$ cat flow/run.sh
#!/bin/bash
# the make line also repeats each setting of config.mk as NAME=value (left out here)
make -C /OpenROAD-flow-scripts/flow DESIGN_CONFIG=/design/flow/config.mk WORK_HOME=/design/flow/orfs CLKGATE_MAP_FILE= finish
$ cat flow/config.mk
export PLATFORM = sky130hd
export DESIGN_NAME = organ_tone
export DESIGN_NICKNAME = organ_tone
export VERILOG_FILES = /design/flow/design.v
export SDC_FILE = /design/flow/constraint.sdc
export NUM_CORES = 4
export LEC_CHECK = 0
export CAP_MARGIN = 20
export CORE_ASPECT_RATIO = 1.41
export CORE_MARGIN = 2
export CORE_UTILIZATION = 71
export CTS_CLUSTER_SIZE = 29
export GPL_ROUTABILITY_DRIVEN = 1
export MAX_ROUTING_LAYER = met5
export PLACE_DENSITY = 0.57
export SETUP_SLACK_MARGIN = 5.0
export SLEW_MARGIN = 20
export TNS_END_PERCENT = 5
$ cat flow/constraint.sdc
create_clock -name core_clock -period 114.0 [get_ports {clk}]
set_input_delay 22.8000 -clock core_clock [delete_from_list [all_inputs] [get_ports {clk}]]
set_output_delay 22.8000 -clock core_clock [all_outputs]
set_load 0.01 [all_outputs]
$ cat flow/design.v
`default_nettype none
module organ_tone (
    input  logic        clk,
    input  logic        rst,
    input  logic [3:0]  SW,
    output logic        tone,
    output logic [15:0] lcd_freq
);
logic newclock;  
logic reset;  
logic [31:0]d;  
logic [31:0]desiredfreq;  
logic [23:0] LcdDisplay;  
logic [31:0] ScopeInfoB;  
getdesiredfreq getfreq (.clk(clk), .SW(SW[3:1]),.desiredfreq(desiredfreq),
.LcdDisplay(LcdDisplay),.LcdinfoDisplay(lcd_freq),.ScopeInfoB(ScopeInfoB));
counter counter1(.clk(clk), .reset(reset | rst), .Q(d));
clockdiv clockdiv1(.d(d),.desiredfreq(desiredfreq),.clk(clk),.rst(rst),.reset(reset),.newclock(newclock));
mux2 mux (.a(newclock), .b(1'b0),.sel(SW[0]),.out(tone));
endmodule
module counter(input logic clk, input logic reset, output logic [31:0] Q);
always_ff @ (posedge (clk))
begin 
	if (reset)
		begin
		Q<=32'b1;
		end
	else
		Q<=Q+32'b1;
end
endmodule
module clockdiv (input logic [31:0] d,input logic [31:0] desiredfreq,input logic clk, input logic rst, output logic reset, output logic newclock);
always_ff @ (posedge (clk))
begin
	if (rst)
		begin
		newclock<=1'b0;
		reset<=1'b0;
		end
	else if (d==((32'd25000000/(desiredfreq))-32'd1))
		begin
		newclock<=1'b1;
		end
	else if (d>=((32'd50000000/(desiredfreq))-32'b1))
		begin
		newclock<=1'b0;
		reset<=1'b1;
		end
	else
		begin
		newclock<= newclock;
		reset<=1'b0;
		end
end
endmodule
module getdesiredfreq (
input logic clk, 
input logic [2:0] SW,
output logic [31:0] desiredfreq, 
output logic [23:0] LcdDisplay,
output logic [15:0] LcdinfoDisplay,
output logic [31:0] ScopeInfoB);
parameter character_0 =8'h30;
parameter character_1 =8'h31;
parameter character_2 =8'h32;
parameter character_3 =8'h33;
parameter character_4 =8'h34;
parameter character_5 =8'h35;
parameter character_6 =8'h36;
parameter character_7 =8'h37;
parameter character_8 =8'h38;
parameter character_9 =8'h39;
parameter character_A =8'h41;
parameter character_B =8'h42;
parameter character_C =8'h43;
parameter character_D =8'h44;
parameter character_E =8'h45;
parameter character_F =8'h46;
parameter character_G =8'h47;
parameter character_H =8'h48;
parameter character_I =8'h49;
parameter character_J =8'h4A;
parameter character_K =8'h4B;
parameter character_L =8'h4C;
parameter character_M =8'h4D;
parameter character_N =8'h4E;
parameter character_O =8'h4F;
parameter character_P =8'h50;
parameter character_Q =8'h51;
parameter character_R =8'h52;
parameter character_S =8'h53;
parameter character_T =8'h54;
parameter character_U =8'h55;
parameter character_V =8'h56;
parameter character_W =8'h57;
parameter character_X =8'h58;
parameter character_Y =8'h59;
parameter character_Z =8'h5A;
parameter character_lowercase_a= 8'h61;
parameter character_lowercase_b= 8'h62;
parameter character_lowercase_c= 8'h63;
parameter character_lowercase_d= 8'h64;
parameter character_lowercase_e= 8'h65;
parameter character_lowercase_f= 8'h66;
parameter character_lowercase_g= 8'h67;
parameter character_lowercase_h= 8'h68;
parameter character_lowercase_i= 8'h69;
parameter character_lowercase_j= 8'h6A;
parameter character_lowercase_k= 8'h6B;
parameter character_lowercase_l= 8'h6C;
parameter character_lowercase_m= 8'h6D;
parameter character_lowercase_n= 8'h6E;
parameter character_lowercase_o= 8'h6F;
parameter character_lowercase_p= 8'h70;
parameter character_lowercase_q= 8'h71;
parameter character_lowercase_r= 8'h72;
parameter character_lowercase_s= 8'h73;
parameter character_lowercase_t= 8'h74;
parameter character_lowercase_u= 8'h75;
parameter character_lowercase_v= 8'h76;
parameter character_lowercase_w= 8'h77;
parameter character_lowercase_x= 8'h78;
parameter character_lowercase_y= 8'h79;
parameter character_lowercase_z= 8'h7A;
parameter character_colon = 8'h3A;           
parameter character_stop = 8'h2E;            
parameter character_semi_colon = 8'h3B;    
parameter character_minus = 8'h2D;          
parameter character_divide = 8'h2F;          
parameter character_plus = 8'h2B;           
parameter character_comma = 8'h2C;           
parameter character_less_than = 8'h3C;     
parameter character_greater_than = 8'h3E;  
parameter character_equals = 8'h3D;          
parameter character_question = 8'h3F;       
parameter character_dollar = 8'h24;          
parameter character_space=8'h20;            
parameter character_exclaim=8'h21;           
always_comb
	case(SW[2:0])
	3'b000: 
		begin
		desiredfreq=32'd523; 
		LcdDisplay={character_D,character_O,character_space}; 
		LcdinfoDisplay=16'h0523;
		ScopeInfoB={character_S,character_0,character_0,character_0};
		end
	3'b001: 
		begin 
		desiredfreq=32'd587; 
		LcdDisplay={character_R,character_E,character_space}; 
		LcdinfoDisplay=16'h0587;
		ScopeInfoB={character_S,character_0,character_0,character_1};
		end
	3'b010: 
		begin 
		desiredfreq=32'd659; 
		LcdDisplay={character_M, character_E,character_space}; 
		LcdinfoDisplay=16'h0659;
		ScopeInfoB={character_S,character_0,character_1,character_0};
		end
	3'b011: 
		begin 
		desiredfreq=32'd698; 
		LcdDisplay={character_F, character_A,character_space}; 
		LcdinfoDisplay=16'h0698;
		ScopeInfoB={character_S,character_0,character_1,character_1};
		end
	3'b100: 
		begin 
		desiredfreq=32'd783; 
		LcdDisplay={character_S, character_O,character_space}; 
		LcdinfoDisplay=16'h0783;
		ScopeInfoB={character_S,character_1,character_0,character_0};
		end
	3'b101: 
		begin 
		desiredfreq=32'd880; 
		LcdDisplay={character_L, character_A,character_space}; 
		LcdinfoDisplay=16'h0880;
		ScopeInfoB={character_S,character_1,character_0,character_1};
		end
	3'b110: 
		begin 
		desiredfreq=32'd987; 
		LcdDisplay={character_T, character_I,character_space};
		LcdinfoDisplay=16'h0987;
		ScopeInfoB={character_S,character_1,character_1,character_0};
		end
	3'b111: 
		begin 
		desiredfreq=32'd1046; 
		LcdDisplay={character_D, character_O, character_2};
		LcdinfoDisplay=16'h1046;
		ScopeInfoB={character_S,character_1,character_1,character_1};
		end
	default:
		begin 
		desiredfreq=32'd1000; 
		LcdDisplay={character_N, character_O,character_space};		
		LcdinfoDisplay=16'h1000;
		ScopeInfoB={character_S,character_lowercase_z,character_lowercase_z,character_lowercase_z};
		end 
	endcase
endmodule
module mux2 (input logic a, input logic b, input logic sel, output logic out);
assign out=sel?a:b;
endmodule
==> impl_metrics.tcl, run 1 <==
# collected from the flow reports
set metrics [dict create \
    vias_per_cell 7.74 \
    simple_gate_area_frac 0.305 \
    post_cts_resized 0 \
    fp.dieH_um 323 \
    cp-start-kind "primary input" \
    cp_slowest_stage_delay_ns 0.68 \
    clock_skew_ns 0.00635 \
    topCellsByArea "ha_1 (11%), xnor2_1 (6.4%), a21oi_1 (5.5%), nor2_1 (5.3%), nand2_1 (4.6%)" \
    area_growth_pct 0.784 \
    critPathKind "in2reg" \
    reg2regPathDepth 16 \
    critical_path.endpoint_type "register" \
    finalCoreUtilization 0.719 \
    post_cts_buffers 0 \
    syn-cell-area_um2 51300 \
    setup_viol 0 \
    dp_hpwl_mm 160 \
    num_io_pins 23 \
    hp-start "clockdiv1.reset$_SDFFE_PP0N_" \
    drt_first_pass_iters 10 \
    synth_cell_types 201 \
    num_vias 62607 \
    reg2reg_slack_ns 110.09 \
    rows 117 \
    htree_levels 2 \
    hold_buffers 0 \
    hp-class "reg2reg" \
    antenna_found_initial 12 \
    warnings 46 \
    worst_pin_slew_ns 1.26 \
    cts_buffers 5 \
    portBuffers 19 \
    crit_start "SW[2]" \
    min_to "clockdiv1.reset$_SDFFE_PP0N_" \
    dp_cells 8073 \
    grt_pass1_vias 59762 \
    syn_inst 7299 \
    synthTopCellsByCount "nor2_1 (719), nand2_1 (634), a21oi_1 (568), ha_1 (467), o21ai_0 (425)" \
    fp_util 0.713 \
    tns_ns 0 \
    fin_crit_sh 0.914 \
    edf_count 0 \
    hold_depth 2 \
    crit_family "AND-OR/OR-AND gates" \
    path_max_fanout 29 \
    cp_common_cell "ha_1" \
    wl_mm 210 \
    arrival_ns 104.34 \
    avgRoutedWirePerCell_um 25.9 \
    nets 7603 \
    ys_area_um2 51300 \
    crit_buf_inv 21 \
    grt.total_usage 0.536 \
    cp_data_required_time_ns 114.15 \
    top_area_cell "ha_1" \
    insertion_delay_ns 0.28 \
    ys_warn_count 3 \
    chipArea_um2 74400 \
    cap_violations 0 \
    reg2reg_from "counter1.Q[3]$_SDFF_PP0_" \
    coreArea_um2 71900 \
    cts_sinks 34 \
    cp-endpoint "clockdiv1.reset$_SDFFE_PP0N_" \
    syn_area_per_cell_um2 7.02 \
    top_logic_kind "AND-OR/OR-AND gates" \
    synthXorXnorAreaFrac 0.0994 \
    ys_sh_aoi 0.368 \
    clk_pin_slew_ns 0.06 \
    yosysCellCount 7299 \
    grt_max_degree 65 \
    maxSlewHeadroom 0.139 \
    status "finished clean" \
    netlist.area_leader.share 0.114 \
    initialDrtViolationCount 7670 \
    flop_cell "dfxtp_1" \
    muxShareOfSynthArea 0.0489 \
    worst_hold_slack_ns 0.467 \
    die_w_um 230 \
    fin_area_um2 51700 \
    ys_seq_share 0.0133 \
    grt_pass1_wl_mm 322 \
    finalHoldViolCount 0 \
    cpMaxStageDelayCell "or4_1" \
    grt-ovfl-total 0 \
    ys_ff 34 \
    period_needed_ns 104.18 \
    cts-root-buf "clkbuf_16" \
    async_flop_share 0 \
    finalWeightedCongestion 1.09 \
    rsz0062_at_grt "false" \
    final-max-slew-violation-count 0 \
    antenna_left 0 \
    crit_cells 331 \
    fmax_mhz 9.60 \
    r2r-end "counter1.Q[31]$_SDFF_PP0_" \
    route.detailed.drc 0 \
    place_area_um2 51400 \
    clk_path_buf_depth 2 \
    cts_tree "done" \
    most_common_cell "nor2_1" \
    ys_sh_adder 0.114 \
    fin_cells 8090 \
]
[per-stage QoR]
stage               setup slack (ns)
floorplan                      22.95
global placement               12.19
detailed placement             11.47
CTS                            11.46
global route                    5.07
finish                          9.82
[final cells by class]
class / count / area (um^2)
Multi-Input combinational cell: 6802 / 48100
Inverter: 175 / 669
Clock inverter: 1 / 5.00
Sequential cell: 34 / 681
Clock buffer: 7 / 143
Timing Repair Buffer: 112 / 881
Tap cell: 952 / 1190
Fill cell: 6120 / 20200
Antenna cell: 7 / 17.5
[layer usage]
layer	part of all wire	GRT usage
met1	0.32	0.524
met2	0.44	0.868
met3	0.12	0.173
met4	0.13	0.568
met5	0.00042	0
==> run 2, diff against run 1 <==
Settings changed: CORE_ASPECT_RATIO 1.41 to default, CORE_UTILIZATION 71 to 57, CTS_CLUSTER_DIAMETER from default to 232, CTS_CLUSTER_SIZE 29 to default, GPL_ROUTABILITY_DRIVEN 1 to default, MAX_ROUTING_LAYER met5 to default, PLACE_DENSITY 0.57 to default, SETUP_SLACK_MARGIN 5.0 to 2.43, TNS_END_PERCENT 5 to default.
Clock period 114.0 ns to 80.4 ns, I/O delays scaled along.
==> impl_metrics.tcl, run 2 <==
# collected from the flow reports
set metrics [dict create \
    ys_sh_adder 0.114 \
    top_logic_kind "AND-OR/OR-AND gates" \
    cap_violations 0 \
    syn_area_per_cell_um2 7.02 \
    clk_pin_slew_ns 0.06 \
    period_needed_ns 75.76 \
    rows 109 \
    drt_first_pass_iters 7 \
    cp-endpoint "clockdiv1.reset$_SDFFE_PP0N_" \
    critical_path.endpoint_type "register" \
    fmax_mhz 13.2 \
    initialDrtViolationCount 7467 \
    top_area_cell "ha_1" \
    cpMaxStageDelayCell "or4_4" \
    arrival_ns 75.96 \
    avgRoutedWirePerCell_um 24.9 \
    worst_pin_slew_ns 1.04 \
    muxShareOfSynthArea 0.0489 \
    status "finished clean" \
    vias_per_cell 7.10 \
    finalHoldViolCount 0 \
    place_area_um2 54400 \
    antenna_left 0 \
    crit_family "AND-OR/OR-AND gates" \
    reg2regPathDepth 16 \
    grt_max_degree 54 \
    num_vias 63062 \
    netlist.area_leader.share 0.114 \
    crit_cells 308 \
    syn-cell-area_um2 51300 \
    cp_data_required_time_ns 80.60 \
    die_w_um 304 \
    synthTopCellsByCount "nor2_1 (719), nand2_1 (634), a21oi_1 (568), ha_1 (467), o21ai_0 (425)" \
    hold_depth 2 \
    grt-ovfl-total 0 \
    path_max_fanout 10 \
    most_common_cell "nor2_1" \
    ys_sh_aoi 0.368 \
    topCellsByArea "ha_1 (11%), xnor2_1 (6.4%), a21oi_1 (5.5%), nor2_1 (5.3%), nand2_1 (4.6%)" \
    grt_pass1_wl_mm 328 \
    yosysCellCount 7299 \
    num-fill-cells 8051 \
    wl_mm 222 \
    reg2reg_from "counter1.Q[3]$_SDFF_PP0_" \
    area_growth_pct 16.0 \
    grt_pass1_vias 56407 \
    mi_logic_area_um2 51100 \
    ys_ff 34 \
    hp-class "reg2reg" \
    hold_buffers 0 \
    finalWeightedCongestion 1.14 \
    clock_skew_ns 0.00679 \
    cp_slowest_stage_delay_ns 0.59 \
    min_to "clockdiv1.reset$_SDFFE_PP0N_" \
    fin_crit_sh 0.942 \
    reg2reg_slack_ns 76.62 \
    antenna_found_initial 3 \
    cp_common_cell "o21a_1" \
    simple_gate_area_frac 0.305 \
    chipArea_um2 92300 \
    coreArea_um2 88800 \
    insertion_delay_ns 0.28 \
    crit_buf_inv 23 \
    synth_cell_types 201 \
    seq_area_um2 681 \
    nets 8189 \
    cts_buffers 5 \
    ys_seq_share 0.0133 \
    crit_start "SW[2]" \
    portBuffers 19 \
    edf_count 0 \
    cts-root-buf "clkbuf_16" \
    r2r-end "counter1.Q[31]$_SDFF_PP0_" \
    ys_area_um2 51300 \
    fin_cells 8884 \
    dp_hpwl_mm 166 \
    cp-start-kind "primary input" \
    cts_tree "done" \
    grt.total_usage 0.439 \
    maxSlewHeadroom 0.287 \
    final-max-slew-violation-count 0 \
    synthXorXnorAreaFrac 0.0994 \
    fin_area_um2 59500 \
    htree_levels 2 \
    flop_cell "dfxtp_1" \
    dp_cells 8551 \
    ys_warn_count 3 \
    fp_util 0.577 \
    num_io_pins 23 \
    clk_path_buf_depth 2 \
    hp-start "clockdiv1.reset$_SDFFE_PP0N_" \
    fp.dieH_um 304 \
    setup_viol 0 \
    warnings 46 \
    syn_inst 7299 \
    critPathKind "in2reg" \
    async_flop_share 0 \
    rsz0062_at_grt "false" \
    route.detailed.drc 0 \
    cts_sinks 34 \
]
run 2: repair_timing:
action	4_1_cts	5_1_grt
gates cloned	6	9
setup endpoints to repair	2	2
pin swaps	39	233
setup buffers	53	255
gates resized	102	448
run 2: area by class of cell:
class / instances / area share
diodes: 2 / 0.0000841
clock inverters: 2 / 0.000210
repair buffers: 685 / 0.0897
clock buffers: 6 / 0.00234
inverters: 175 / 0.0122
well taps: 1165 / 0.0245
multi-input cells: 6813 / 0.859
flip-flops and latches: 34 / 0.0114
repair inverters: 2 / 0.000231
run 2: metal layers:
layer / routed length [um] / GRT usage
met4: 13400 / 0.205
met5: 30 / 0
met2: 91600 / 0.669
met1: 89600 / 0.591
met3: 27000 / 0.0904
run 2: metrics by stage:
stage	utilization	setup TNS (ns)	worst slack [ns]	hold slack (ns)
after floorplan	-	0	2.44	0.432
after global placement	0.613	-2.51	-1.31	0.449
after detailed placement	0.613	-5.22	-2.65	0.456
after CTS	0.624	0	2.43	0.464
after global routing	0.670	0	1.74	0.480
final	0.670	0	4.64	0.465
==> run 3, diff against run 2 <==
Settings changed: ABC_AREA from default to 1, CORE_ASPECT_RATIO from default to 0.53, CORE_UTILIZATION 57 to 71, CTS_CLUSTER_DIAMETER 232 to 242, GPL_ROUTABILITY_DRIVEN from default to 1, MAX_ROUTING_LAYER from default to met5, PLACE_DENSITY_LB_ADDON from default to 0.21, SETUP_SLACK_MARGIN 2.43 to -2.0.
Clock period 80.4 ns to 59.0 ns, I/O delays scaled along.
==> impl_metrics.tcl, run 3 <==
# implementation run metrics
set metrics [dict create \
    coreArea_um2 75200 \
    top_logic_kind "simple AND/OR/NAND/NOR gates" \
    yosysCellCount 9630 \
    ys_warn_count 3 \
    netlist.area_leader.share 0.179 \
    ys_area_um2 54100 \
    die_w_um 383 \
    flop_cell "dfxtp_1" \
    stop_stage "detailed placement" \
    synth_cell_types 106 \
    fp_util 0.720 \
    edf_count 0 \
    fp.dieH_um 205 \
    rows 73 \
    ys_sh_adder 0.108 \
    simple_gate_area_frac 0.553 \
    muxShareOfSynthArea 0.00113 \
    firstError "Error: detail_place.tcl, 38 bad optional access" \
    top_area_cell "nand2_1" \
    topCellsByArea "nand2_1 (18%), ha_1 (11%), inv_1 (9.2%), nand3_1 (7.6%), nor2_1 (6.2%)" \
    ys_seq_share 0.0126 \
    syn_area_per_cell_um2 5.62 \
    synthTopCellsByCount "nand2_1 (2582), inv_1 (1329), nor2_1 (896), nand3_1 (827), ha_1 (467)" \
    finalWeightedCongestion 1.28 \
    syn_inst 9630 \
    synthXorXnorAreaFrac 0.0606 \
    ys_sh_aoi 0.127 \
    num_io_pins 23 \
    most_common_cell "nand2_1" \
    ys_ff 34 \
    syn-cell-area_um2 54100 \
    chipArea_um2 78600 \
    status "stopped before the end" \
    portBuffers 19 \
    async_flop_share 0 \
]
[run 3: stage by stage]
stage / cells / TNS (ns) / setup WS, ns
after floorplan: 9635 / -3.91 / -1.99
after global placement: 13295 / -7.45 / -3.73
==> run 4, diff against run 3 <==
Settings changed: ABC_AREA 1 to 0, CORE_ASPECT_RATIO 0.53 to default, CORE_MARGIN 2 to 9, CORE_UTILIZATION 71 to 48, CTS_CLUSTER_DIAMETER 242 to default, MAX_ROUTING_LAYER met5 to default, MIN_ROUTING_LAYER from default to met2, PLACE_DENSITY_LB_ADDON 0.21 to 0.05, SETUP_SLACK_MARGIN -2.0 to default.
Clock period 59.0 ns to 68.7 ns, I/O delays scaled along.
==> impl_metrics.tcl, run 4 <==
# implementation run metrics
set metrics [dict create \
    top_area_cell "ha_1" \
    top_logic_kind "AND-OR/OR-AND gates" \
    cts_sinks 34 \
    grt.total_usage 0.737 \
    die_w_um 345 \
    dp_cells 11539 \
    simple_gate_area_frac 0.305 \
    ys_warn_count 3 \
    portBuffers 19 \
    fp_util 0.485 \
    muxShareOfSynthArea 0.0489 \
    yosysCellCount 7299 \
    rows 119 \
    chipArea_um2 119000 \
    dp_hpwl_mm 209 \
    firstError "[ERROR GRT-0116] Global routing finished with congestion. Check the congestion regions in the DRC Viewer." \
    cts-root-buf "clkbuf_16" \
    fp.dieH_um 345 \
    cts_buffers 5 \
    ys_seq_share 0.0133 \
    topCellsByArea "ha_1 (11%), xnor2_1 (6.4%), a21oi_1 (5.5%), nor2_1 (5.3%), nand2_1 (4.6%)" \
    syn_inst 7299 \
    synth_cell_types 201 \
    async_flop_share 0 \
    ys_area_um2 51300 \
    finalWeightedCongestion 1.28 \
    synthXorXnorAreaFrac 0.0994 \
    num_io_pins 23 \
    netlist.area_leader.share 0.114 \
    ys_sh_adder 0.114 \
    edf_count 0 \
    synthTopCellsByCount "nor2_1 (719), nand2_1 (634), a21oi_1 (568), ha_1 (467), o21ai_0 (425)" \
    ys_sh_aoi 0.368 \
    htree_levels 2 \
    ys_ff 34 \
    coreArea_um2 106000 \
    place_area_um2 76400 \
    flop_cell "dfxtp_1" \
    stop_stage "global routing" \
    most_common_cell "nor2_1" \
    status "stopped before the end" \
    clk_path_buf_depth 2 \
    place_ws_ns -6.04 \
    syn_area_per_cell_um2 7.02 \
    syn-cell-area_um2 51300 \
    grt-ovfl-total 202 \
]
[run 4: metrics by stage]
| step | TNS (ns) |
|---|---|
| floorplan | -10.0 |
| global placement | -10.31 |
| detailed placement | -11.97 |
| CTS | -2.57 |
[run 4: what timing repair did]
action | in CTS
hold buffers | 0
gates cloned | 2
setup buffers | 283
pin swaps | 345
endpoints found under the setup margin | 2
resized | 432
[run 4: layer usage]
layer  overflow  track usage
met2          3        0.763
met5         42        0.624
met1          -            -
met3        147        0.867
met4         10        0.496
==> run 5, diff against run 4 <==
Settings changed: ABC_AREA 0 to 1, CORE_MARGIN 9 to 2, CORE_UTILIZATION 48 to 72, GPL_ROUTABILITY_DRIVEN 1 to default, HOLD_SLACK_MARGIN from default to -0.08, MAX_ROUTING_LAYER from default to met4, MIN_ROUTING_LAYER met2 to default, PLACE_DENSITY_LB_ADDON 0.05 to default.
Clock period 68.7 ns to 54.4 ns, I/O delays scaled along.
==> impl_metrics.tcl, run 5 <==
# implementation run metrics
set metrics [dict create \
    finalWeightedCongestion 1.23 \
    ys_sh_aoi 0.127 \
    top_area_cell "nand2_1" \
    portBuffers 19 \
    ys_sh_adder 0.108 \
    yosysCellCount 9630 \
    muxShareOfSynthArea 0.00113 \
    fp_util 0.727 \
    simple_gate_area_frac 0.553 \
    fp.dieH_um 278 \
    netlist.area_leader.share 0.179 \
    async_flop_share 0 \
    coreArea_um2 74400 \
    num_io_pins 23 \
    firstError "[ERROR DPL-0038] Utilization greater than 100%, impossible to legalize" \
    top_logic_kind "simple AND/OR/NAND/NOR gates" \
    ys_ff 34 \
    ys_warn_count 3 \
    synthTopCellsByCount "nand2_1 (2582), inv_1 (1329), nor2_1 (896), nand3_1 (827), ha_1 (467)" \
    edf_count 0 \
    flop_cell "dfxtp_1" \
    syn_area_per_cell_um2 5.62 \
    rows 100 \
    topCellsByArea "nand2_1 (18%), ha_1 (11%), inv_1 (9.2%), nand3_1 (7.6%), nor2_1 (6.2%)" \
    stop_stage "detailed placement" \
    chipArea_um2 77400 \
    synthXorXnorAreaFrac 0.0606 \
    most_common_cell "nand2_1" \
    ys_seq_share 0.0126 \
    status "stopped before the end" \
    syn-cell-area_um2 54100 \
    ys_area_um2 54100 \
    synth_cell_types 106 \
    die_w_um 278 \
    syn_inst 9630 \
]
[run 5: stage by stage]
| step | hold slack [ns] | setup TNS, ns | cell area [um^2] |
|---|---|---|---|
| floorplan | 0.409 | -5.22 | 55700 |
| global placement | 0.443 | -8.94 | 78400 |
==> run 6, diff against run 5 <==
Settings changed: HOLD_SLACK_MARGIN -0.08 to -0.1, PLACE_DENSITY_LB_ADDON from default to 0.22.
Clock period 54.4 ns to 54.0 ns, I/O delays scaled along.
==> impl_metrics.tcl, run 6 <==
# implementation run metrics
set metrics [dict create \
    status "stopped before the end" \
    stop_stage "detailed placement" \
    firstError "[ERROR DPL-0038] Utilization greater than 100%, impossible to legalize" \
    yosysCellCount 9630 \
    chipArea_um2 77400 \
    netlist.area_leader.share 0.179 \
    die_w_um 278 \
    coreArea_um2 74400 \
    synth_cell_types 106 \
    syn_area_per_cell_um2 5.62 \
    num_io_pins 23 \
    synthXorXnorAreaFrac 0.0606 \
    syn_inst 9630 \
    portBuffers 19 \
    edf_count 0 \
    topCellsByArea "nand2_1 (18%), ha_1 (11%), inv_1 (9.2%), nand3_1 (7.6%), nor2_1 (6.2%)" \
    ys_warn_count 3 \
    fp_util 0.727 \
    rows 100 \
    flop_cell "dfxtp_1" \
    synthTopCellsByCount "nand2_1 (2582), inv_1 (1329), nor2_1 (896), nand3_1 (827), ha_1 (467)" \
    ys_sh_aoi 0.127 \
    top_area_cell "nand2_1" \
    most_common_cell "nand2_1" \
    muxShareOfSynthArea 0.00113 \
    ys_ff 34 \
    syn-cell-area_um2 54100 \
    ys_area_um2 54100 \
    top_logic_kind "simple AND/OR/NAND/NOR gates" \
    ys_sh_adder 0.108 \
    fp.dieH_um 278 \
    simple_gate_area_frac 0.553 \
    finalWeightedCongestion 1.25 \
    ys_seq_share 0.0126 \
    async_flop_share 0 \
]
-- run 6: through the flow --
step	instances	setup WS (ns)	hold slack [ns]
global placement	13588	-4.12	0.442
floorplan	9635	-2.95	0.409
==> run 7, diff against run 6 <==
Settings changed: ABC_AREA 1 to default, CORE_UTILIZATION 72 to 15, HOLD_SLACK_MARGIN -0.1 to default, MAX_ROUTING_LAYER met4 to default, PLACE_DENSITY_LB_ADDON 0.22 to default.
Clock period 54.0 ns to 153.0 ns, I/O delays scaled along.
==> impl_metrics.tcl, run 7 <==
# collected from the flow reports
set metrics [dict create \
    status "finished clean" \
    nets 7608 \
    ys_area_um2 51300 \
    finalHoldViolCount 0 \
    htree_levels 2 \
    grt_pass1_wl_mm 315 \
    final-max-slew-violation-count 0 \
    grt_max_degree 65 \
    reg2reg_from "counter1.Q[3]$_SDFF_PP0_" \
    fp_util 0.151 \
    ys_sh_adder 0.114 \
    netlist.area_leader.share 0.114 \
    syn-cell-area_um2 51300 \
    crit_start "SW[2]" \
    ys_warn_count 3 \
    initialDrtViolationCount 6245 \
    critPathKind "in2reg" \
    min_to "clockdiv1.reset$_SDFFE_PP0N_" \
    clk_pin_slew_ns 0.06 \
    grt.total_usage 0.113 \
    fin_crit_sh 0.733 \
    rsz0062_at_grt "false" \
    finalWeightedCongestion 0.973 \
    topCellsByArea "ha_1 (11%), xnor2_1 (6.4%), a21oi_1 (5.5%), nor2_1 (5.3%), nand2_1 (4.6%)" \
    hold_depth 2 \
    cp_data_required_time_ns 153.15 \
    worst_slack_ns 40.86 \
    wl_mm 208 \
    period_needed_ns 112.14 \
    tns_ns 0 \
    die_w_um 589 \
    cp_slowest_stage_delay_ns 0.75 \
    r2r-end "counter1.Q[31]$_SDFF_PP0_" \
    cpMaxStageDelayCell "nor2_1" \
    post_cts_buffers 0 \
    antenna_left 0 \
    num_vias 58111 \
    vias_per_cell 4.98 \
    portBuffers 19 \
    num-fill-cells 39112 \
    crit_family "AND-OR/OR-AND gates" \
    area_growth_pct 9.52 \
    syn_area_per_cell_um2 7.02 \
    setup_viol 0 \
    arrival_ns 112.30 \
    seq_area_um2 681 \
    dp_hpwl_mm 164 \
    cp-start-kind "primary input" \
    fp.dieH_um 589 \
    clock_skew_ns 0.00665 \
    ys_seq_share 0.0133 \
    crit_cells 332 \
    clk_path_buf_depth 2 \
    place_ws_ns 42.35 \
    insertion_delay_ns 0.29 \
    hold_buffers 0 \
    reg2reg_slack_ns 148.91 \
    avgRoutedWirePerCell_um 17.9 \
    maxSlewHeadroom 0.263 \
    worst_pin_slew_ns 1.10 \
    path_max_fanout 30 \
    crit_buf_inv 21 \
    route.detailed.drc 0 \
    cap_violations 0 \
    synthTopCellsByCount "nor2_1 (719), nand2_1 (634), a21oi_1 (568), ha_1 (467), o21ai_0 (425)" \
    reg2regPathDepth 16 \
    synth_cell_types 201 \
    edf_count 0 \
    simple_gate_area_frac 0.305 \
    syn_inst 7299 \
    hp-class "reg2reg" \
    mi_logic_area_um2 48000 \
    cts_sinks 34 \
    grt_pass1_vias 52542 \
    cts-root-buf "clkbuf_16" \
    ys_ff 34 \
    post_cts_resized 0 \
    grt-ovfl-total 0 \
    async_flop_share 0 \
    num_io_pins 23 \
    place_area_um2 56000 \
    cts_tree "done" \
    muxShareOfSynthArea 0.0489 \
    cts_buffers 5 \
    most_common_cell "nor2_1" \
    rows 214 \
    top_logic_kind "AND-OR/OR-AND gates" \
    warnings 44 \
    synthXorXnorAreaFrac 0.0994 \
    cp-endpoint "clockdiv1.reset$_SDFFE_PP0N_" \
    chipArea_um2 346000 \
    flop_cell "dfxtp_1" \
    fmax_mhz 8.92 \
    critical_path.endpoint_type "register" \
    yosysCellCount 7299 \
    hp-start "clockdiv1.reset$_SDFFE_PP0N_" \
    coreArea_um2 340000 \
    antenna_found_initial 7 \
    fin_area_um2 56100 \
    ys_sh_aoi 0.368 \
    top_area_cell "ha_1" \
    finalCoreUtilization 0.165 \
    drt_first_pass_iters 8 \
]
==> run 7: area by class of cell <==
type | instances | area share
clock inverters | 1 | 0.000535
well taps | 4536 | 0.101
inverters | 175 | 0.0120
clock buffers | 7 | 0.00236
multi-input cells | 6802 | 0.855
diodes | 3 | 0.000134
flip-flops and latches | 34 | 0.0121
repair buffers | 117 | 0.0164
==> run 7: stage by stage <==
step	hold WS (ns)	cells
after floorplan	0.432	7304
after global placement	0.461	11664
after detailed placement	0.457	11664
after CTS	0.466	11672
after global routing	0.498	11674
final	0.470	11675
==> run 7: routing by layer <==
metal,part of all wire,GRT usage,up-vias
met4,0.045,0.0461,4
met5,0.00013,0,-
met3,0.075,0.0128,419
met1,0.43,0.149,27530
li1,-,-,27714
met2,0.45,0.185,2444
==> run 8, diff against run 7 <==
Settings changed: ABC_AREA from default to 1, CAP_MARGIN 20 to 0, CORE_ASPECT_RATIO from default to 0.84, CORE_UTILIZATION 15 to 68, CTS_CLUSTER_DIAMETER from default to 218, GPL_ROUTABILITY_DRIVEN from default to 1, MAX_ROUTING_LAYER from default to met4, SETUP_SLACK_MARGIN from default to 5.0.
Clock period 153.0 ns to 60.8 ns, I/O delays scaled along.
==> impl_metrics.tcl, run 8 <==
# implementation run metrics
set metrics [dict create \
    cts-root-buf "clkbuf_16" \
    flop_cell "dfxtp_1" \
    ys_seq_share 0.0126 \
    ys_warn_count 3 \
    fp.dieH_um 263 \
    finalWeightedCongestion 1.20 \
    top_logic_kind "simple AND/OR/NAND/NOR gates" \
    syn_area_per_cell_um2 5.62 \
    ys_sh_aoi 0.127 \
    topCellsByArea "nand2_1 (18%), ha_1 (11%), inv_1 (9.2%), nand3_1 (7.6%), nor2_1 (6.2%)" \
    hold_buffers 0 \
    num_io_pins 23 \
    clk_path_buf_depth 2 \
    cts_sinks 34 \
    die_w_um 312 \
    edf_count 0 \
    most_common_cell "nand2_1" \
    fp_util 0.689 \
    top_area_cell "nand2_1" \
    syn-cell-area_um2 54100 \
    synthXorXnorAreaFrac 0.0606 \
    status "stopped before the end" \
    chipArea_um2 81900 \
    portBuffers 19 \
    muxShareOfSynthArea 0.00113 \
    ys_ff 34 \
    rows 94 \
    async_flop_share 0 \
    synth_cell_types 106 \
    synthTopCellsByCount "nand2_1 (2582), inv_1 (1329), nor2_1 (896), nand3_1 (827), ha_1 (467)" \
    ys_area_um2 54100 \
    syn_inst 9630 \
    simple_gate_area_frac 0.553 \
    stop_stage "global routing" \
    netlist.area_leader.share 0.179 \
    yosysCellCount 9630 \
    coreArea_um2 78600 \
    htree_levels 2 \
    cts_buffers 5 \
    dp_hpwl_mm 168 \
    dp_cells 11046 \
    ys_sh_adder 0.108 \
]
[run 8: per-stage QoR]
| step | util | instance area [um^2] | setup WS (ns) | hold slack, ns |
|---|---|---|---|---|
| after floorplan | - | 55700 | 2.49 | 0.409 |
| after global placement | 0.752 | 59100 | -1.08 | 0.436 |
| after detailed placement | 0.752 | 59100 | -2.08 | 0.460 |
| after CTS | 0.816 | 64100 | 3.41 | 0.480 |
[run 8: repair_timing]
item	CTS
cloned	18
endpoints found under the setup margin	2
gates resized	529
pin swaps	335
buffers inserted	339
==> run 9, diff against run 8 <==
Settings changed: CAP_MARGIN 0 to 20, CORE_UTILIZATION 68 to 72, CTS_CLUSTER_DIAMETER 218 to default, PLACE_DENSITY_LB_ADDON from default to 0.28, SETUP_SLACK_MARGIN 5.0 to -2.0, TNS_END_PERCENT from default to 5.
Clock period 60.8 ns to 60.7 ns, I/O delays scaled along.
==> impl_metrics.tcl, run 9 <==
# implementation run metrics
set metrics [dict create \
    place_area_um2 67900 \
    netlist.area_leader.share 0.179 \
    simple_gate_area_frac 0.553 \
    ys_sh_adder 0.108 \
    ys_sh_aoi 0.127 \
    rows 92 \
    finalWeightedCongestion 1.29 \
    status "stopped before the end" \
    place_ws_ns -5.75 \
    ys_seq_share 0.0126 \
    top_logic_kind "simple AND/OR/NAND/NOR gates" \
    topCellsByArea "nand2_1 (18%), ha_1 (11%), inv_1 (9.2%), nand3_1 (7.6%), nor2_1 (6.2%)" \
    fp.dieH_um 255 \
    syn_area_per_cell_um2 5.62 \
    most_common_cell "nand2_1" \
    ys_area_um2 54100 \
    top_area_cell "nand2_1" \
    synth_cell_types 106 \
    num_io_pins 23 \
    yosysCellCount 9630 \
    syn-cell-area_um2 54100 \
    synthTopCellsByCount "nand2_1 (2582), inv_1 (1329), nor2_1 (896), nand3_1 (827), ha_1 (467)" \
    async_flop_share 0 \
    flop_cell "dfxtp_1" \
    dp_hpwl_mm 222 \
    synthXorXnorAreaFrac 0.0606 \
    syn_inst 9630 \
    firstError "[ERROR DPL-0033] detailed placement checks failed during check placement." \
    coreArea_um2 74700 \
    ys_warn_count 3 \
    muxShareOfSynthArea 0.00113 \
    stop_stage "clock tree synthesis" \
    fp_util 0.725 \
    ys_ff 34 \
    die_w_um 303 \
    chipArea_um2 77400 \
    edf_count 0 \
    portBuffers 19 \
]
run 9: metrics by stage:
stage,TNS (ns),utilization,cells
2_1_floorplan,-3.20,-,9635
3_3_place_gp,-1.77,0.909,12361
3_5_place_dp,-11.43,0.909,12361
==> run 10, diff against run 9 <==
Settings changed: ABC_AREA 1 to default, CORE_ASPECT_RATIO 0.84 to default, CORE_UTILIZATION 72 to 57, CTS_CLUSTER_DIAMETER from default to 232, GPL_ROUTABILITY_DRIVEN 1 to default, MAX_ROUTING_LAYER met4 to default, PLACE_DENSITY_LB_ADDON 0.28 to default, SETUP_SLACK_MARGIN -2.0 to 2.43, TNS_END_PERCENT 5 to default.
Clock period 60.7 ns to 54.0 ns, I/O delays scaled along.
==> impl_metrics.tcl, run 10 <==
# implementation run metrics
set metrics [dict create \
    status "stopped before the end" \
    stop_stage "global routing" \
    firstError "[ERROR GRT-0116] Global routing finished with congestion. Check the congestion regions in the DRC Viewer." \
    flop_cell "dfxtp_1" \
    syn_inst 7299 \
    chipArea_um2 92300 \
    ys_sh_aoi 0.368 \
    finalWeightedCongestion 1.11 \
    fp.dieH_um 304 \
    syn-cell-area_um2 51300 \
    htree_levels 2 \
    clk_path_buf_depth 2 \
    fp_util 0.577 \
    most_common_cell "nor2_1" \
    synth_cell_types 201 \
    dp_hpwl_mm 206 \
    ys_ff 34 \
    ys_seq_share 0.0133 \
    syn_area_per_cell_um2 7.02 \
    grt-ovfl-total 389 \
    async_flop_share 0 \
    simple_gate_area_frac 0.305 \
    grt.total_usage 0.813 \
    edf_count 0 \
    cts-root-buf "clkbuf_16" \
    top_logic_kind "AND-OR/OR-AND gates" \
    place_area_um2 76900 \
    netlist.area_leader.share 0.114 \
    topCellsByArea "ha_1 (11%), xnor2_1 (6.4%), a21oi_1 (5.5%), nor2_1 (5.3%), nand2_1 (4.6%)" \
    cts_buffers 5 \
    ys_sh_adder 0.114 \
    synthXorXnorAreaFrac 0.0994 \
    yosysCellCount 7299 \
    cts_sinks 34 \
    hold_buffers 0 \
    muxShareOfSynthArea 0.0489 \
    rows 109 \
    synthTopCellsByCount "nor2_1 (719), nand2_1 (634), a21oi_1 (568), ha_1 (467), o21ai_0 (425)" \
    portBuffers 19 \
    dp_cells 11428 \
    place_ws_ns -17.96 \
    coreArea_um2 88800 \
    top_area_cell "ha_1" \
    die_w_um 304 \
    ys_area_um2 51300 \
    ys_warn_count 3 \
    num_io_pins 23 \
]
## run 10: metrics by stage
step | setup TNS (ns)
after floorplan | -33.52
after global placement | -31.94
after detailed placement | -35.85
after CTS | -26.79
## run 10: per-layer routing
layer,track usage,GRT overflow
met1,0.813,40
met2,0.955,194
met3,0.693,41
met4,0.775,112
met5,0.500,2
## run 10: timing repair
| item | 4_1_cts |
|---|---|
| pin swaps | 356 |
| gates cloned | 2 |
| resized | 434 |
| setup endpoints to repair | 2 |
| buffers inserted | 321 |
==> run 11, diff against run 10 <==
Settings changed: ABC_AREA from default to 1, CORE_UTILIZATION 57 to 70, CTS_CLUSTER_DIAMETER 232 to 337, CTS_CLUSTER_SIZE from default to 96, PLACE_DENSITY from default to 0.36, SETUP_SLACK_MARGIN 2.43 to default, TNS_END_PERCENT from default to 5.
Clock period 54.0 ns to 55.4 ns, I/O delays scaled along.
==> impl_metrics.tcl, run 11 <==
# implementation run metrics
set metrics [dict create \
    status "stopped before the end" \
    stop_stage "detailed placement" \
    firstError "[ERROR DPL-0038] Utilization greater than 100%, impossible to legalize" \
    syn_area_per_cell_um2 5.62 \
    ys_sh_aoi 0.127 \
    top_area_cell "nand2_1" \
    top_logic_kind "simple AND/OR/NAND/NOR gates" \
    ys_sh_adder 0.108 \
    syn-cell-area_um2 54100 \
    edf_count 0 \
    async_flop_share 0 \
    num_io_pins 23 \
    coreArea_um2 76200 \
    fp_util 0.711 \
    muxShareOfSynthArea 0.00113 \
    yosysCellCount 9630 \
    rows 101 \
    fp.dieH_um 282 \
    synthXorXnorAreaFrac 0.0606 \
    synthTopCellsByCount "nand2_1 (2582), inv_1 (1329), nor2_1 (896), nand3_1 (827), ha_1 (467)" \
    ys_warn_count 3 \
    chipArea_um2 79600 \
    flop_cell "dfxtp_1" \
    topCellsByArea "nand2_1 (18%), ha_1 (11%), inv_1 (9.2%), nand3_1 (7.6%), nor2_1 (6.2%)" \
    ys_area_um2 54100 \
    portBuffers 19 \
    ys_ff 34 \
    ys_seq_share 0.0126 \
    simple_gate_area_frac 0.553 \
    synth_cell_types 106 \
    finalWeightedCongestion 1.23 \
    die_w_um 282 \
    netlist.area_leader.share 0.179 \
    syn_inst 9630 \
    most_common_cell "nand2_1" \
]
run 11: stage by stage:
step | area (um^2) | std cells | setup WS (ns) | setup TNS (ns)
after global placement | 78200 | 13596 | -3.88 | -7.75
after floorplan | 55400 | 9635 | -2.08 | -4.15
==> run 12, diff against run 11 <==
Settings changed: CAP_MARGIN 20 to 0, CORE_ASPECT_RATIO from default to 0.5, CORE_UTILIZATION 70 to 72, CTS_CLUSTER_DIAMETER 337 to 255, SETUP_SLACK_MARGIN from default to 5.0.
Clock period 55.4 ns to 54.0 ns, I/O delays scaled along.
==> impl_metrics.tcl, run 12 <==
# implementation run metrics
set metrics [dict create \
    status "stopped before the end" \
    stop_stage "detailed placement" \
    firstError "[ERROR DPL-0038] Utilization greater than 100%, impossible to legalize" \
    syn-cell-area_um2 54100 \
    muxShareOfSynthArea 0.00113 \
    syn_area_per_cell_um2 5.62 \
    simple_gate_area_frac 0.553 \
    syn_inst 9630 \
    rows 71 \
    most_common_cell "nand2_1" \
    synth_cell_types 106 \
    fp_util 0.724 \
    netlist.area_leader.share 0.179 \
    yosysCellCount 9630 \
    ys_area_um2 54100 \
    ys_sh_adder 0.108 \
    ys_warn_count 3 \
    portBuffers 19 \
    ys_seq_share 0.0126 \
    die_w_um 392 \
    fp.dieH_um 198 \
    top_logic_kind "simple AND/OR/NAND/NOR gates" \
    flop_cell "dfxtp_1" \
    coreArea_um2 74800 \
    synthXorXnorAreaFrac 0.0606 \
    edf_count 0 \
    async_flop_share 0 \
    num_io_pins 23 \
    ys_ff 34 \
    chipArea_um2 77500 \
    topCellsByArea "nand2_1 (18%), ha_1 (11%), inv_1 (9.2%), nand3_1 (7.6%), nor2_1 (6.2%)" \
    ys_sh_aoi 0.127 \
    top_area_cell "nand2_1" \
    synthTopCellsByCount "nand2_1 (2582), inv_1 (1329), nor2_1 (896), nand3_1 (827), ha_1 (467)" \
    finalWeightedCongestion 1.16 \
]
-- run 12: stage by stage --
stage / worst slack [ns] / TNS (ns) / cell area [um^2]
after floorplan: -3.20 / -6.39 / 55400
after global placement: -4.84 / -9.67 / 78500
==> run 13, diff against run 12 <==
Settings changed: ABC_AREA 1 to default, CAP_MARGIN 0 to 20, CORE_ASPECT_RATIO 0.5 to default, CORE_UTILIZATION 72 to 40, CTS_CLUSTER_DIAMETER 255 to default, CTS_CLUSTER_SIZE 96 to default, PLACE_DENSITY 0.36 to default, SETUP_SLACK_MARGIN 5.0 to default, TNS_END_PERCENT 5 to default.
Clock period 54.0 ns to 59.3 ns, I/O delays scaled along.
==> impl_metrics.tcl, run 13 <==
# collected from the flow reports
set metrics [dict create \
    avgRoutedWirePerCell_um 21.5 \
    num_vias 74556 \
    fp_util 0.403 \
    portBuffers 19 \
    met3_usage 0.0601 \
    rsz0062_at_grt "true" \
    grt.total_usage 0.386 \
    critical_path.endpoint_type "register" \
    finalCoreUtilization 0.659 \
    ys_warn_count 3 \
    min_to "clockdiv1.reset$_SDFFE_PP0N_" \
    grt-ovfl-total 0 \
    top_area_cell "ha_1" \
    yosysCellCount 7299 \
    clk_path_buf_depth 2 \
    clock_skew_ns 0.00806 \
    simple_gate_area_frac 0.305 \
    hold_depth 2 \
    dp_hpwl_mm 210 \
    finalHoldViolCount 0 \
    netlist.area_leader.share 0.114 \
    syn_area_per_cell_um2 7.02 \
    die_w_um 362 \
    reg2reg_slack_ns 55.49 \
    crit_cells 349 \
    flop_cell "dfxtp_1" \
    top_logic_kind "AND-OR/OR-AND gates" \
    setup_viol 2 \
    chipArea_um2 131000 \
    arrival_ns 70.31 \
    grt_pass1_wl_mm 407 \
    worst_slack_ns -10.86 \
    clk_pin_slew_ns 0.05 \
    rows 131 \
    reg2reg_from "counter1.Q[3]$_SDFF_PP0_" \
    cts_buffers 5 \
    fmax_mhz 14.3 \
    wl_mm 267 \
    fp.dieH_um 362 \
    ys_sh_aoi 0.368 \
    grt_max_degree 38 \
    ys_seq_share 0.0133 \
    cp-endpoint "clockdiv1.reset$_SDFFE_PP0N_" \
    fin_cells 12441 \
    syn-cell-area_um2 51300 \
    drt_first_pass_iters 8 \
    muxShareOfSynthArea 0.0489 \
    finalWeightedCongestion 1.04 \
    r2r-end "counter1.Q[31]$_SDFF_PP0_" \
    vias_per_cell 5.99 \
    final-max-slew-violation-count 0 \
    path_max_fanout 8 \
    topCellsByArea "ha_1 (11%), xnor2_1 (6.4%), a21oi_1 (5.5%), nor2_1 (5.3%), nand2_1 (4.6%)" \
    grt.busiest_layer "met2" \
    reg2regPathDepth 16 \
    synthTopCellsByCount "nor2_1 (719), nand2_1 (634), a21oi_1 (568), ha_1 (467), o21ai_0 (425)" \
    warnings 47 \
    maxSlewHeadroom 0.281 \
    insertion_delay_ns 0.28 \
    hp-start "clockdiv1.reset$_SDFFE_PP0N_" \
    ys_ff 34 \
    use_met1 0.505 \
    coreArea_um2 127000 \
    cp_slowest_stage_delay_ns 0.50 \
    syn_inst 7299 \
    crit_family "AND-OR/OR-AND gates" \
    cap_violations 0 \
    cpMaxStageDelayCell "or4_4" \
    fin_crit_sh 1.18 \
    cts_tree "done" \
    most_common_cell "nor2_1" \
    antenna_left 0 \
    use_met2 0.618 \
    worst_pin_slew_ns 1.07 \
    synthXorXnorAreaFrac 0.0994 \
    violations "negative setup slack" \
    tns_ns -21.67 \
    initialDrtViolationCount 7175 \
    ys_sh_adder 0.114 \
    cp_common_cell "buf_4" \
    crit_buf_inv 63 \
    cts_sinks 34 \
    route.detailed.drc 0 \
    hp-class "reg2reg" \
    antenna_found_initial 14 \
    nets 11245 \
    async_flop_share 0 \
    edf_count 0 \
    status "failed layout checks" \
    synth_cell_types 201 \
    grt_pass1_vias 72253 \
    ys_area_um2 51300 \
    critPathKind "in2reg" \
    cts-root-buf "clkbuf_16" \
    worst_hold_slack_ns 0.488 \
    dp_cells 12036 \
    num_io_pins 23 \
    crit_start "SW[1]" \
    htree_levels 2 \
    hold_buffers 0 \
    cp-start-kind "primary input" \
    area_growth_pct 63.6 \
    period_needed_ns 70.16 \
    cp_data_required_time_ns 59.45 \
]
## run 13: area by class of cell
class                           instances  area, um^2
Multi-Input combinational cell       6802       51800
Fill cell                           11191       43500
Timing Repair Buffer                 3754       28400
Tap cell                             1662        2080
Inverter                              175         703
Sequential cell                        34         681
Clock buffer                            5         125
Clock inverter                          3        68.8
Antenna cell                            6        15.0
## run 13: repair_timing
action	CTS	global route
pin swaps	301	201
buffers inserted	320	72
endpoints found under the setup margin	2	2
gates resized	313	177
## run 13: per-layer routing
layer	routed length [um]	vias up
met2	115000	3374
met5	155	-
li1	-	34920
met1	113000	35380
met3	24100	860
met4	15500	22
## run 13: per-stage QoR
step,cell area (um^2),worst slack (ns)
3_3_place_gp,78400,-13.37
4_1_cts,82400,-9.18
6_report,83900,-10.86
2_1_floorplan,53400,-12.53
3_5_place_dp,78400,-13.67
5_1_grt,83900,-13.26
==> run 14, diff against run 13 <==
Settings changed: ABC_AREA from default to 1, CORE_ASPECT_RATIO from default to 0.55, CORE_UTILIZATION 40 to 58, PLACE_DENSITY_LB_ADDON from default to 0.2, TNS_END_PERCENT from default to 5.
Clock period 59.3 ns to 57.2 ns, I/O delays scaled along.
==> impl_metrics.tcl, run 14 <==
# implementation run metrics
set metrics [dict create \
    status "stopped before the end" \
    stop_stage "global routing" \
    firstError "[ERROR GRT-0116] Global routing finished with congestion. Check the congestion regions in the DRC Viewer." \
    yosysCellCount 9630 \
    most_common_cell "nand2_1" \
    ys_seq_share 0.0126 \
    grt-ovfl-total 2088 \
    hold_buffers 0 \
    cts-root-buf "clkbuf_16" \
    ys_warn_count 3 \
    ys_area_um2 54100 \
    chipArea_um2 95900 \
    netlist.area_leader.share 0.179 \
    synth_cell_types 106 \
    place_area_um2 78900 \
    die_w_um 416 \
    htree_levels 2 \
    coreArea_um2 92800 \
    cts_buffers 5 \
    portBuffers 19 \
    synthTopCellsByCount "nand2_1 (2582), inv_1 (1329), nor2_1 (896), nand3_1 (827), ha_1 (467)" \
    ys_sh_adder 0.108 \
    simple_gate_area_frac 0.553 \
    syn-cell-area_um2 54100 \
    fp.dieH_um 231 \
    cts_sinks 34 \
    topCellsByArea "nand2_1 (18%), ha_1 (11%), inv_1 (9.2%), nand3_1 (7.6%), nor2_1 (6.2%)" \
    ys_ff 34 \
    top_logic_kind "simple AND/OR/NAND/NOR gates" \
    syn_area_per_cell_um2 5.62 \
    rows 83 \
    num_io_pins 23 \
    flop_cell "dfxtp_1" \
    syn_inst 9630 \
    muxShareOfSynthArea 0.00113 \
    finalWeightedCongestion 1.33 \
    top_area_cell "nand2_1" \
    fp_util 0.583 \
    clk_path_buf_depth 2 \
    synthXorXnorAreaFrac 0.0606 \
    ys_sh_aoi 0.127 \
    edf_count 0 \
    async_flop_share 0 \
    dp_hpwl_mm 241 \
    grt.total_usage 0.917 \
]
## run 14: per-stage QoR
step	cells	setup WS (ns)	utilization	TNS [ns]
after floorplan	9635	-0.645	-	-1.27
after global placement	13861	-2.59	0.850	-5.15
after detailed placement	13861	-6.42	0.850	-12.79
after CTS	14115	-0.781	0.892	-1.55
## run 14: layer usage
layer	track usage	GRT overflow
met1	0.898	297
met2	1.01	1023
met3	0.861	253
met4	0.894	489
met5	0.798	26
## run 14: repair_timing
item | 4_1_cts
gates resized | 492
hold endpoints to repair | 0
setup endpoints to repair | 2
pin swaps | 279
gates cloned | 8
setup buffers | 239
==> run 15, diff against run 14 <==
Settings changed: CORE_ASPECT_RATIO 0.55 to default, HOLD_SLACK_MARGIN from default to 0.3, PLACE_DENSITY_LB_ADDON 0.2 to default, TNS_END_PERCENT 5 to default.
Clock period 57.2 ns to 57.5 ns, I/O delays scaled along.
==> impl_metrics.tcl, run 15 <==
# implementation run metrics
set metrics [dict create \
    ys_sh_aoi 0.127 \
    async_flop_share 0 \
    htree_levels 2 \
    die_w_um 310 \
    syn_inst 9630 \
    synth_cell_types 106 \
    syn_area_per_cell_um2 5.62 \
    status "stopped before the end" \
    synthTopCellsByCount "nand2_1 (2582), inv_1 (1329), nor2_1 (896), nand3_1 (827), ha_1 (467)" \
    ys_area_um2 54100 \
    muxShareOfSynthArea 0.00113 \
    ys_seq_share 0.0126 \
    chipArea_um2 95800 \
    synthXorXnorAreaFrac 0.0606 \
    top_area_cell "nand2_1" \
    cts-root-buf "clkbuf_16" \
    rows 112 \
    syn-cell-area_um2 54100 \
    finalWeightedCongestion 1.15 \
    clk_path_buf_depth 2 \
    grt-ovfl-total 126 \
    dp_hpwl_mm 198 \
    top_logic_kind "simple AND/OR/NAND/NOR gates" \
    coreArea_um2 92900 \
    ys_sh_adder 0.108 \
    fp_util 0.583 \
    fp.dieH_um 310 \
    flop_cell "dfxtp_1" \
    simple_gate_area_frac 0.553 \
    place_ws_ns -4.42 \
    num_io_pins 23 \
    firstError "[ERROR GRT-0232] Routing congestion too high. Check the congestion heatmap in the GUI." \
    grt.total_usage 0.677 \
    cts_sinks 34 \
    most_common_cell "nand2_1" \
    ys_warn_count 3 \
    topCellsByArea "nand2_1 (18%), ha_1 (11%), inv_1 (9.2%), nand3_1 (7.6%), nor2_1 (6.2%)" \
    edf_count 0 \
    yosysCellCount 9630 \
    stop_stage "global routing" \
    cts_buffers 5 \
    ys_ff 34 \
    portBuffers 19 \
    netlist.area_leader.share 0.179 \
]
-- run 15: per-layer routing --
layer / track usage / GRT overflow
met5: 0.243 / 0
met4: 0.591 / 41
met3: 0.460 / 4
met2: 0.875 / 74
met1: 0.718 / 7
-- run 15: through the flow --
stage / instance area [um^2] / cells
floorplan: 55700 / 9635
global placement: 73300 / 13105
detailed placement: 73300 / 13105
CTS: 75500 / 13269
-- run 15: what timing repair did --
| action | CTS |
|---|---|
| setup endpoints to repair | 2 |
| gates cloned | 7 |
| setup buffers | 151 |
| hold buffers | 0 |
| pin swaps | 173 |
| resized | 246 |
==> run 16, diff against run 15 <==
Settings changed: CORE_UTILIZATION 58 to 70, CTS_CLUSTER_SIZE from default to 96, HOLD_SLACK_MARGIN 0.3 to default, TNS_END_PERCENT from default to 5.
Clock period 57.5 ns to 87.6 ns, I/O delays scaled along.
==> impl_metrics.tcl, run 16 <==
# collected from the flow reports
set metrics [dict create \
    status "finished clean" \
    cp_data_required_time_ns 87.86 \
    fin_crit_sh 0.928 \
    cp_common_cell "nand2_1" \
    avgRoutedWirePerCell_um 19.3 \
    cts_sinks 34 \
    fp.dieH_um 282 \
    portBuffers 19 \
    syn-cell-area_um2 54100 \
    drt_first_pass_iters 12 \
    clk_pin_slew_ns 0.08 \
    die_w_um 282 \
    num_io_pins 23 \
    clk_path_buf_depth 2 \
    antenna_left 0 \
    simple_gate_area_frac 0.553 \
    initialDrtViolationCount 8905 \
    period_needed_ns 81.26 \
    rsz0062_at_grt "false" \
    finalHoldViolCount 0 \
    ys_sh_adder 0.108 \
    synthTopCellsByCount "nand2_1 (2582), inv_1 (1329), nor2_1 (896), nand3_1 (827), ha_1 (467)" \
    clock_skew_ns 0.0141 \
    ys_warn_count 3 \
    hp-start "counter1.Q[24]$_SDFF_PP0_" \
    grt-ovfl-total 0 \
    post_cts_buffers 0 \
    top_area_cell "nand2_1" \
    coreArea_um2 76200 \
    synthXorXnorAreaFrac 0.0606 \
    ys_ff 34 \
    wl_mm 204 \
    crit_buf_inv 60 \
    ys_area_um2 54100 \
    cpMaxStageDelayCell "clkdlybuf4s50_1" \
    async_flop_share 0 \
    hold_depth 2 \
    reg2reg_from "counter1.Q[2]$_SDFF_PP0_" \
    crit_family "simple AND/OR/NAND/NOR gates" \
    cts_buffers 5 \
    grt_max_degree 55 \
    cts-root-buf "clkbuf_16" \
    path_max_fanout 36 \
    setup_viol 0 \
    reg2regPathDepth 29 \
    final-max-slew-violation-count 0 \
    critPathKind "in2reg" \
    grt_pass1_vias 59864 \
    cp_slowest_stage_delay_ns 0.86 \
    worst_pin_slew_ns 1.15 \
    r2r-end "counter1.Q[31]$_SDFF_PP0_" \
    critical_path.endpoint_type "register" \
    ys_sh_aoi 0.127 \
    hold_buffers 0 \
    post_cts_resized 0 \
    dp_hpwl_mm 162 \
    ys_seq_share 0.0126 \
    area_growth_pct 0.476 \
    top_logic_kind "simple AND/OR/NAND/NOR gates" \
    syn_area_per_cell_um2 5.62 \
    cp-endpoint "clockdiv1.reset$_SDFFE_PP0N_" \
    yosysCellCount 9630 \
    most_common_cell "nand2_1" \
    min_to "counter1.Q[24]$_SDFF_PP0_" \
    finalCoreUtilization 0.714 \
    vias_per_cell 6.26 \
    warnings 45 \
    worst_hold_slack_ns 0.487 \
    arrival_ns 81.52 \
    hp-class "reg2reg" \
    flop_cell "dfxtp_1" \
    insertion_delay_ns 0.32 \
    synth_cell_types 106 \
    syn_inst 9630 \
    muxShareOfSynthArea 0.00113 \
    finalWeightedCongestion 1.11 \
    nets 10022 \
    maxSlewHeadroom 0.217 \
    topCellsByArea "nand2_1 (18%), ha_1 (11%), inv_1 (9.2%), nand3_1 (7.6%), nor2_1 (6.2%)" \
    route.detailed.drc 0 \
    antenna_found_initial 5 \
    fin_cells 10584 \
    tns_ns 0 \
    cts_tree "done" \
    reg2reg_slack_ns 82.93 \
    fp_util 0.711 \
    rows 101 \
    num_vias 66265 \
    fmax_mhz 12.3 \
    cap_violations 0 \
    netlist.area_leader.share 0.179 \
    crit_start "SW[2]" \
    cp-start-kind "primary input" \
    edf_count 0 \
    chipArea_um2 79600 \
    dp_cells 10572 \
    htree_levels 2 \
    grt_pass1_wl_mm 315 \
    crit_cells 366 \
    grt.total_usage 0.492 \
]
## run 16: metal layers
metal	global-route usage	vias to the layer above	part of all wire
met5	0	-	0
met2	0.753	4290	0.41
met1	0.593	29481	0.37
li1	-	31349	-
met3	0.122	1145	0.13
met4	0.370	0	0.089
## run 16: layout make-up
type | count | area [um^2]
diodes | 4 | 10.0
clock buffers | 5 | 125
clock inverters | 3 | 45.0
fillers | 7066 | 21800
inverters | 1455 | 5600
multi-input cells | 7982 | 46100
flip-flops and latches | 34 | 681
well taps | 1030 | 1290
repair buffers | 71 | 576
## run 16: per-stage QoR
stage | area (um^2) | setup slack [ns]
after floorplan | 54200 | 19.24
after global placement | 54200 | 8.83
after detailed placement | 54200 | 7.76
after CTS | 54400 | 7.87
after global routing | 54400 | 1.58
final | 54400 | 6.34
==> run 17, diff against run 16 <==
Settings changed: CORE_ASPECT_RATIO from default to 1.03, CORE_UTILIZATION 70 to 71, CTS_CLUSTER_SIZE 96 to 30, GPL_ROUTABILITY_DRIVEN from default to 1, MAX_ROUTING_LAYER from default to met4, PLACE_DENSITY_LB_ADDON from default to 0.21, SETUP_SLACK_MARGIN from default to -2.0, TNS_END_PERCENT 5 to default.
Clock period 87.6 ns to 58.9 ns, I/O delays scaled along.
==> impl_metrics.tcl, run 17 <==
# implementation run metrics
set metrics [dict create \
    syn-cell-area_um2 54100 \
    cts_buffers 5 \
    clk_path_buf_depth 2 \
    netlist.area_leader.share 0.179 \
    cts-root-buf "clkbuf_16" \
    ys_ff 34 \
    topCellsByArea "nand2_1 (18%), ha_1 (11%), inv_1 (9.2%), nand3_1 (7.6%), nor2_1 (6.2%)" \
    edf_count 0 \
    status "stopped before the end" \
    ys_sh_aoi 0.127 \
    ys_warn_count 3 \
    most_common_cell "nand2_1" \
    place_ws_ns -6.37 \
    synthTopCellsByCount "nand2_1 (2582), inv_1 (1329), nor2_1 (896), nand3_1 (827), ha_1 (467)" \
    simple_gate_area_frac 0.553 \
    synthXorXnorAreaFrac 0.0606 \
    ys_area_um2 54100 \
    firstError "[ERROR GRT-0116] Global routing finished with congestion. Check the congestion regions in the DRC Viewer." \
    ys_sh_adder 0.108 \
    die_w_um 276 \
    cts_sinks 34 \
    coreArea_um2 75300 \
    stop_stage "global routing" \
    flop_cell "dfxtp_1" \
    async_flop_share 0 \
    top_logic_kind "simple AND/OR/NAND/NOR gates" \
    dp_hpwl_mm 213 \
    portBuffers 19 \
    synth_cell_types 106 \
    muxShareOfSynthArea 0.00113 \
    fp_util 0.719 \
    num_io_pins 23 \
    rows 102 \
    yosysCellCount 9630 \
    htree_levels 2 \
    chipArea_um2 78500 \
    finalWeightedCongestion 1.28 \
    fp.dieH_um 284 \
    ys_seq_share 0.0126 \
    grt.total_usage 1.10 \
    grt-ovfl-total 8823 \
    syn_inst 9630 \
    top_area_cell "nand2_1" \
    hold_buffers 0 \
    syn_area_per_cell_um2 5.62 \
]
==> run 17: metrics by stage <==
step / instance area (um^2) / std cells
2_1_floorplan: 54200 / 9635
3_3_place_gp: 68300 / 12401
3_5_place_dp: 68300 / 12401
4_1_cts: 70400 / 12499
==> run 17: per-layer routing <==
layer  GRT overflow  GRT usage
met5              -          -
met4           1245       1.13
met3            586      0.942
met2           6278       1.39
met1            714      0.974
==> run 17: repair_timing <==
action,CTS
hold endpoints to repair,0
buffers inserted,95
pin swaps,127
gates cloned,1
setup endpoints to repair,2
resized,355
